Design logarithm, start of the top module:
module logarithm #(
	parameter n = 16,
	parameter m = 24,
	parameter k = 5 ,
	parameter p = 24
) (
	input        clk  ,  
	input        reset,  
	input        start,
	input  [0:n] x    ,
	output [1:p] y    ,
	output reg   done
);
	reg [2:0] current_state;
	reg [2:0] next_state   ;
	wire      z_gt2        ;
	wire      i_positive   ;
	reg [2:0] sel_z        ;
	reg       load_z       ;
	reg       sel_i        ;
	reg       load_i       ;
	reg       shift_y      ;
	reg  [  m+1:0] z           ;
	wire [  m+1:0] trunc_square;
	wire [  m+1:0] trunc_div   ;
	wire [  m+1:0] z_input     ;
	reg  [  k-1:0] i           ;
	wire [  k-1:0] i_input     ;
	wire [  k-1:0] i_minus_1   ;
	reg  [    1:p] yy          ;
	wire [    m:0] mult_in     ;
	wire [2*m+1:0] mult_out    ;
	assign z_input = (sel_z == 2'd00) ?  {1'b0, x, {(m-n){1'd0}}} :
	(sel_z == 2'd01) ? 	trunc_square :
	trunc_div;
	assign mult_in     = z[m:0];
	assign mult_out     = mult_in * mult_in;
	assign trunc_square = mult_out[2*m+1:m];
	assign trunc_div    = {1'd0, z[m+1:1]};
	always @(posedge clk or negedge reset) begin : proc_z
		if(~reset) begin
			z <= 0;
		end else begin
			if (load_z == 1'b1)
				z <= z_input;
		end
	end
	assign i_input = sel_i ? i_minus_1 : p;
	assign i_minus_1 = i - 1;
	wire [15:0] binary_p = p;
	always @(posedge clk or negedge reset) begin : proc_i
		if(~reset) begin
			i <= 0;
		end else begin
			if (load_i == 1'b1)
				i <= i_input;
		end
	end
	always @(posedge clk or negedge reset) begin : proc_yy
		if(~reset) begin
			yy <= 0;
		end else begin
			if (shift_y == 1'b1)
				yy <= {yy[2:p], z[m+1]};
		end
	end
	always @(posedge clk or negedge reset) begin : proc_current_state
		if(~reset) begin
			current_state <= 0;
		end else begin
			current_state <= next_state;
		end
	end
	assign i_positive = i ? 1 : 0;
	assign z_gt2 = z[m+1];
	assign y = yy;
	always @(*) begin
		next_state = current_state;
		case (current_state)
			3'd0 : begin
				if (~start)
					next_state = 3'd1;
			end
			3'd1 : begin
				if (start)
					next_state = 3'd2;
			end
			3'd2 : begin
				next_state = 3'd3;
			end
			3'd3 : begin
				next_state = 3'd4;
			end
			3'd4 : begin
				if (z_gt2)
					next_state = 3'd5;
				else
  ...
Size: about 62 flip-flops, about 45 I/O pins, roughly 20000 um^2 of cells after synthesis.
make LEC_CHECK=0 ABC_AREA=0 CAP_MARGIN=20 CELL_PAD_IN_SITES_DETAIL_PLACEMENT=2 CELL_PAD_IN_SITES_GLOBAL_PLACEMENT=1 CORE_MARGIN=2 CORE_UTILIZATION=61 CTS_CLUSTER_DIAMETER=45 CTS_CLUSTER_SIZE=43 GPL_ROUTABILITY_DRIVEN=0 GPL_TIMING_DRIVEN=0 MAX_ROUTING_LAYER=met4 MIN_ROUTING_LAYER=met2 PLACE_DENSITY_LB_ADDON=0.21 SETUP_SLACK_MARGIN=0.83 SLEW_MARGIN=25 finish   # period 7.99 ns
run.sh (not shown) runs the stock make flow with config.mk's settings and CLKGATE_MAP_FILE=.
The baseline stopped in detailed placement (3_5_place_dp).
Then changed:
- ABC_AREA: 0 -> not set
- CELL_PAD_IN_SITES_DETAIL_PLACEMENT: 2 -> not set
- CELL_PAD_IN_SITES_GLOBAL_PLACEMENT: 1 -> not set
- CORE_UTILIZATION: 61 -> 64
- CTS_CLUSTER_DIAMETER: 45 -> not set
- CTS_CLUSTER_SIZE: 43 -> not set
- GPL_ROUTABILITY_DRIVEN: 0 -> not set
- GPL_TIMING_DRIVEN: 0 -> not set
- MAX_ROUTING_LAYER: met4 -> not set
- MIN_ROUTING_LAYER: met2 -> not set
- PLACE_DENSITY_LB_ADDON: 0.21 -> not set
- SETUP_SLACK_MARGIN: 0.83 -> not set
- SLEW_MARGIN: 25 -> 20
- clock period: 7.99 -> 8.17 ns (I/O delays scaled with it)
Outcome: The changed run ran to the end with no violations. Die area goes down by 4.6%. Synthesized cell count stays the same. Synthesized area stays the same.
Then changed:
- ABC_AREA: not set -> 1
- CORE_UTILIZATION: 64 -> 72
- CTS_CLUSTER_DIAMETER: not set -> 44
- CTS_CLUSTER_SIZE: not set -> 76
- clock period: 8.17 -> 8.37 ns (I/O delays scaled with it)
After rerunning: The changed run passed the timing, design-rule and antenna checks. Setup slack is better by 0.81 ns. Worst hold slack is worse by 0.030 ns. Die area came out lower by 4.2%. Sequential share of layout area came out lower by 0.41 points. Clock-buffer cell count drops by 2. Critical path depth stays the same.
Then changed:
- ABC_AREA: 1 -> not set
- CTS_CLUSTER_DIAMETER: 44 -> not set
- CTS_CLUSTER_SIZE: 76 -> not set
- PLACE_DENSITY_LB_ADDON: not set -> 0.0
- clock period: 8.37 -> 7.02 ns (I/O delays scaled with it)
The new run reached the layout checks and failed them: negative setup slack.
Maximum frequency climbs by 3.0%.
Synthesized area drops by 7.2%.
Clock-buffer cell count climbs by 2.
Design area climbs by 3.2%.
Routed wire length climbs by 0.92%.
Cell count drops by 13%.
Core utilization climbs by 8.2 points.
Global-route usage climbs by 1.5 points.
Via count drops by 9.7%.
Then changed:
- ABC_AREA: not set -> 1
- PLACE_DENSITY: not set -> 0.41
- PLACE_DENSITY_LB_ADDON: 0.0 -> not set
- SETUP_SLACK_MARGIN: not set -> 0.39
- clock period: 7.02 -> 7.3 ns (I/O delays scaled with it)
After rerunning: This time the run completed without violations. Routed wire length went up by 1.1%. Non-clock buffer count went down by 168. Worst setup slack gains 0.71 ns.
Then changed:
- ABC_AREA: 1 -> not set
- CAP_MARGIN: 20 -> 40
- PLACE_DENSITY: 0.41 -> not set
- PLACE_DENSITY_LB_ADDON: not set -> 0.0
- SETUP_SLACK_MARGIN: 0.39 -> not set
- clock period: 7.3 -> 6.93 ns (I/O delays scaled with it)
Result:
- The changed run ran to the end with violations: negative setup slack
- via count drops by 7.8%
- sequential share of layout area drops by 0.38 points
- cell area climbs by 4.9%
- die area drops by 7.0%
- worst setup slack gets worse by 0.93 ns
- sequential cell count stays the same
- fmax drops by 7.8%
- cell count drops by 11%
- non-clock buffer count climbs by 248
- first-iteration DRC count drops by 1.7%
- global-route usage climbs by 1.6 points
